## JK
Design cordic_sin_cos, start of the top module:
module cordic_sin_cos
(
    input clk,
    input reset_n,
    input i_call,
    input [31:0] i_data,
    output o_done,
    output [31:0] o_cos,
    output [31:0] o_sin
);
cordic_sin_cos_core u_sin_cos (
    .clk     ( clk ),
    .reset_n ( reset_n ),
    .i_call  ( i_call ),
    .i_data  ( i_data ),
    .o_done  ( o_done ),
    .o_cos   ( o_cos ),
    .o_sin   ( o_sin )
);
endmodule
Settings: LEC_CHECK=0, CAP_MARGIN=20, CORE_MARGIN=10, CORE_UTILIZATION=40, GPL_TIMING_DRIVEN=0, SLEW_MARGIN=35; clock period 30.0 ns.
run.sh (not shown) runs the stock make flow with config.mk's settings and CLKGATE_MAP_FILE=.
The final layout from JK, which completed every stage, passed the timing, DRC and antenna checks at the end of the flow.
Inputs modified between JK and MS:
# JK
export LEC_CHECK = 0
export CAP_MARGIN = 20
export CORE_MARGIN = 10
export CORE_UTILIZATION = 40
export GPL_TIMING_DRIVEN = 0
export SLEW_MARGIN = 35
create_clock -name core_clock -period 30.0 [get_ports {clk}]
# MS
export LEC_CHECK = 0
export CAP_MARGIN = 20
export CORE_MARGIN = 2
export CORE_UTILIZATION = 40
export SLEW_MARGIN = 20
create_clock -name core_clock -period 30.0 [get_ports {clk}]
--- outcome ---
The final layouts of MS and JK pass the timing, DRC and antenna checks. In the metrics for MS and JK, the one carrying the lower filler cell count in the final layout is MS. Against JK, half-perimeter wire length after placement in MS fell by more than 10%. Cmp MS and JK / number of setup buffers added after CTS / higher: JK. Looking at global-route wire length before repair, MS sits 20000 microns below JK. Relative to JK, logic depth of the worst setup path including buffers has gone down in MS. Compared with JK, detailed-routed wire length on met2 in MS decreased by more than 10%. Compared with JK, MS has extra setup slack. JK -> MS: final routed wirelength across all metal layers decreased by more than 10%.
diff inputs: MS => AL
# MS
export LEC_CHECK = 0
export CAP_MARGIN = 20
export CORE_MARGIN = 2
export CORE_UTILIZATION = 40
export SLEW_MARGIN = 20
create_clock -name core_clock -period 30.0 [get_ports {clk}]
# AL
export LEC_CHECK = 0
export CAP_MARGIN = 20
export CORE_MARGIN = 2
export CORE_UTILIZATION = 65
export MAX_ROUTING_LAYER = met4
export SLEW_MARGIN = 20
create_clock -name core_clock -period 23.3 [get_ports {clk}]
==> results <==
The flow ran to completion for all of MS and AL but AL, which stopped partway. Going from MS to AL, setup fix buffers added after clock tree synthesis now sits higher; HPWL after detailed placement +about 13%. Height of the die shrinks by more than 10% when moving from MS to AL. Changes observed in AL relative to MS: number of port buffers held steady, die area dropped about 40%, width of the chip lost 21%, number of instances in the synthesized netlist saw little to no change, number of core rows lost 21.

== run A ==
Starting RTL as in the previous note.
Settings: LEC_CHECK=0, CAP_MARGIN=20, CORE_ASPECT_RATIO=0.5, CORE_MARGIN=2, CORE_UTILIZATION=28, SETUP_SLACK_MARGIN=-2.0, SLEW_MARGIN=5; clock period 30.0 ns.
Run A: flow complete, layout not clean; failing: setup timing
Relative to run A, the following input files were edited for run B:
- SETUP_SLACK_MARGIN no longer set, was -2.0
- SLEW_MARGIN now 20, was 5
- CORE_ASPECT_RATIO no longer set, was 0.5
- CORE_UTILIZATION now 22, was 28
- the clock period (ns, I/O delays scaled along) now 37.0, was 30.0
[summary]
Having completed the whole flow, run B delivered a layout that passed the timing, DRC and antenna checks. From the logs: run A reached the end of the flow and failed the layout checks with setup timing. Compared with run A, number of non-clock buffers in run B decreased by more than 10%. In run B, the post-DP HPWL came out about 3% below the value in run A. Multi-input gate share of the layout cell area was lower in the run labelled run B. Relative to run A, the met3 usage of run B is lower by 0.51 points. Lower via count goes to run B over run A. Against run A, design area in run B came out worse. Relative to run A, the post-layout instance count excluding filler cells measured on run B has increased by a few percent. Global-route usage, run A and run B, higher one = run A. Diff run A -> run B: share of the clock period used by the worst path decreased 9.6 points, arrival time at the worst endpoint rose by 3.36 ns.
Edits applied to the flow inputs when going from run B to run C:
- putting CTS_CLUSTER_SIZE at 98 where nothing was set
- putting PLACE_DENSITY at 0.43 where nothing was set
- swapping 22 for 72 in CORE_UTILIZATION
- putting TNS_END_PERCENT at 10 where nothing was set
- putting ABC_AREA at 1 where nothing was set
- swapping 37.0 for 16.2 in the clock period (ns, I/O delays scaled along)
Notes after the runs:
To summarise run C: no stage aborted, but the layout did not pass its checks, failing on setup timing.
Between run B and run C, the first-pass iteration count of the detailed router is higher for run C.
Run B → run C: post-synthesis to final-layout area growth saw an increase.
For run C, the dominant kind of combinational cell was simple AND/OR/NAND/NOR gates, unlike run B, where it was AND-OR/OR-AND gates.
Compared with run B, run C instantiates a smaller number of standard cells.
Run C does better than run B on area of the chip.
Summary — data required time at the worst endpoint, run C relative to run B: lower, by 20.73 ns.
Diff run B -> run C | slack of the critical path | decrease of 9.57 ns
> inputs changed (run C -> run D)
- swapping 98 for 95 in CTS_CLUSTER_SIZE
- clearing TNS_END_PERCENT, which used to be 10
- putting CTS_CLUSTER_DIAMETER at 369 where nothing was set
- swapping 0.43 for 0.38 in PLACE_DENSITY
- swapping 16.2 for 12.8 in the clock period (ns, I/O delays scaled along)
==> results <==
- Status(run D) = ERROR, stage = global routing
- [compare] base=run C new=run D: post-synth area from yosys stat about even, routability congestion estimate from global placement decreased 2.5%, post-placement worst setup slack moved down, starting density of the core stayed essentially flat.
- Status: cell count after placement parity (run D, run C)
- Number of standard cells after synthesis came out exactly the same in run D and run C.
- Looking at cell area after placement, run D sits about 0.6% higher than run C does.
- Post-CTS resize count delta for run D relative to run C: 22 higher

run 1:
Starting RTL as in the previous note.
## cordic_sin_cos
module cordic_sin_cos
(
    input clk,
    input reset_n,
    input i_call,
    input [31:0] i_data,
    output o_done,
    output [31:0] o_cos,
    output [31:0] o_sin
);
cordic_sin_cos_core u_sin_cos (
    .clk     ( clk ),
    .reset_n ( reset_n ),
    .i_call  ( i_call ),
    .i_data  ( i_data ),
    .o_done  ( o_done ),
    .o_cos   ( o_cos ),
    .o_sin   ( o_sin )
);
endmodule
clock: 26.4 ns
lec_check: 0
abc_area: 0
cap_margin: 35
cell_pad_in_sites_detail_placement: 0
core_margin: 2
core_utilization: 48
cts_cluster_size: 14
gpl_timing_driven: 1
hold_slack_margin: 0.03
place_density_lb_addon: 0.11
setup_slack_margin: -1.82
slew_margin: 20
Run 1: all stages done; final checks FAILED (setup timing).
### run 1 -> run 2
-- flow/config.mk --
<<< run 1, line 8
export ABC_AREA = 0
export CAP_MARGIN = 35
export CELL_PAD_IN_SITES_DETAIL_PLACEMENT = 0
export CORE_MARGIN = 2
export CORE_UTILIZATION = 48
export CTS_CLUSTER_SIZE = 14
>>> run 2, line 8
export ABC_AREA = 1
export CAP_MARGIN = 5
export CELL_PAD_IN_SITES_DETAIL_PLACEMENT = 2
export CORE_MARGIN = 9
export CORE_UTILIZATION = 51
export CTS_CLUSTER_SIZE = 88
export GPL_ROUTABILITY_DRIVEN = 0
<<< run 1, line 17
export SETUP_SLACK_MARGIN = -1.82
>>> run 2, line 18
export SETUP_SLACK_MARGIN = -2.0
<<< run 1, line 19
>>> run 2, line 20
export TNS_END_PERCENT = 85
--- outcome ---
Run 2: aborted in detailed placement (tool error). To summarise run 1: no stage aborted, but the layout did not pass its checks, failing on setup timing. From run 1 to run 2 the numbers moved as follows: core footprint down 5.8%; number of distinct library cells after synthesis went down; post-synthesis xor/xnor area fraction shrank by 3.3 points. For net count after synthesis, dividing the value from run 2 by the value from run 1 gives 1.15. Run 2 reports a lower synthesized area per cell than run 1 does.
[inputs] run 3 vs run 2
-- flow/config.mk --
<<< run 2, line 11
>>> run 3, line 11
export CORE_ASPECT_RATIO = 0.68
<<< run 2, line 20
export TNS_END_PERCENT = 85
>>> run 3, line 21
export TNS_END_PERCENT = 45
==> flow/constraint.sdc <==
create_clock -name core_clock -period 44.2 [get_ports {clk}]
set_input_delay 8.8400 -clock core_clock [delete_from_list [all_inputs] [get_ports {clk}]]
set_output_delay 8.8400 -clock core_clock [all_outputs]
set_load 0.01 [all_outputs]
Results
Run 3 is listed as incomplete: the tool reported an error in detailed placement and the run ended there. Reported for run 2 and run 3, register bit count reported by yosys turned out identical to the last digit. Compared with run 2, run 3 shows a overall die height that is 16% lower. | synthesized cell count | run 2 vs run 3 | ≈ equal |. On core utilization at floorplan, run 2 and run 3 are basically level. For overall die area, run 3 and run 2 come out practically identical. Run 3 against run 2; cell row count is down by more than 10%.
Changes in run 4 relative to run 3:
-- flow/config.mk --
<<< run 3, line 9
export CAP_MARGIN = 5
export CELL_PAD_IN_SITES_DETAIL_PLACEMENT = 2
export CORE_ASPECT_RATIO = 0.68
export CORE_MARGIN = 9
export CORE_UTILIZATION = 51
>>> run 4, line 9
export CAP_MARGIN = 20
export CELL_PAD_IN_SITES_DETAIL_PLACEMENT = 0
export CORE_MARGIN = 2
export CORE_UTILIZATION = 58
<<< run 3, line 15
export GPL_ROUTABILITY_DRIVEN = 0
>>> run 4, line 14
<<< run 3, line 19
export SETUP_SLACK_MARGIN = -2.0
>>> run 4, line 17
export SETUP_SLACK_MARGIN = -1.25
<<< run 3, line 21
export TNS_END_PERCENT = 45
>>> run 4, line 19
==> flow/constraint.sdc <==
create_clock -name core_clock -period 17.5 [get_ports {clk}]
set_input_delay 3.5000 -clock core_clock [delete_from_list [all_inputs] [get_ports {clk}]]
set_output_delay 3.5000 -clock core_clock [all_outputs]
set_load 0.01 [all_outputs]
[summary]
Per the comparison of run 4 with run 3, proportion of synthesized area in mux cells saw little to no change, number of enable-type register cells in the synthesized netlist saw little to no change.
Run 4 against run 3; width of the die is down by more than a quarter.
Against run 3 as the reference, run 4 delivers a higher site row count.
Run 4 finished all stages; layout check result: FAIL, due to setup timing.
Re chip area from the yosys synthesis statistics: no difference whatsoever between run 4 and run 3.
Floorplan check, run 4 vs run 3: die outline smaller in run 4
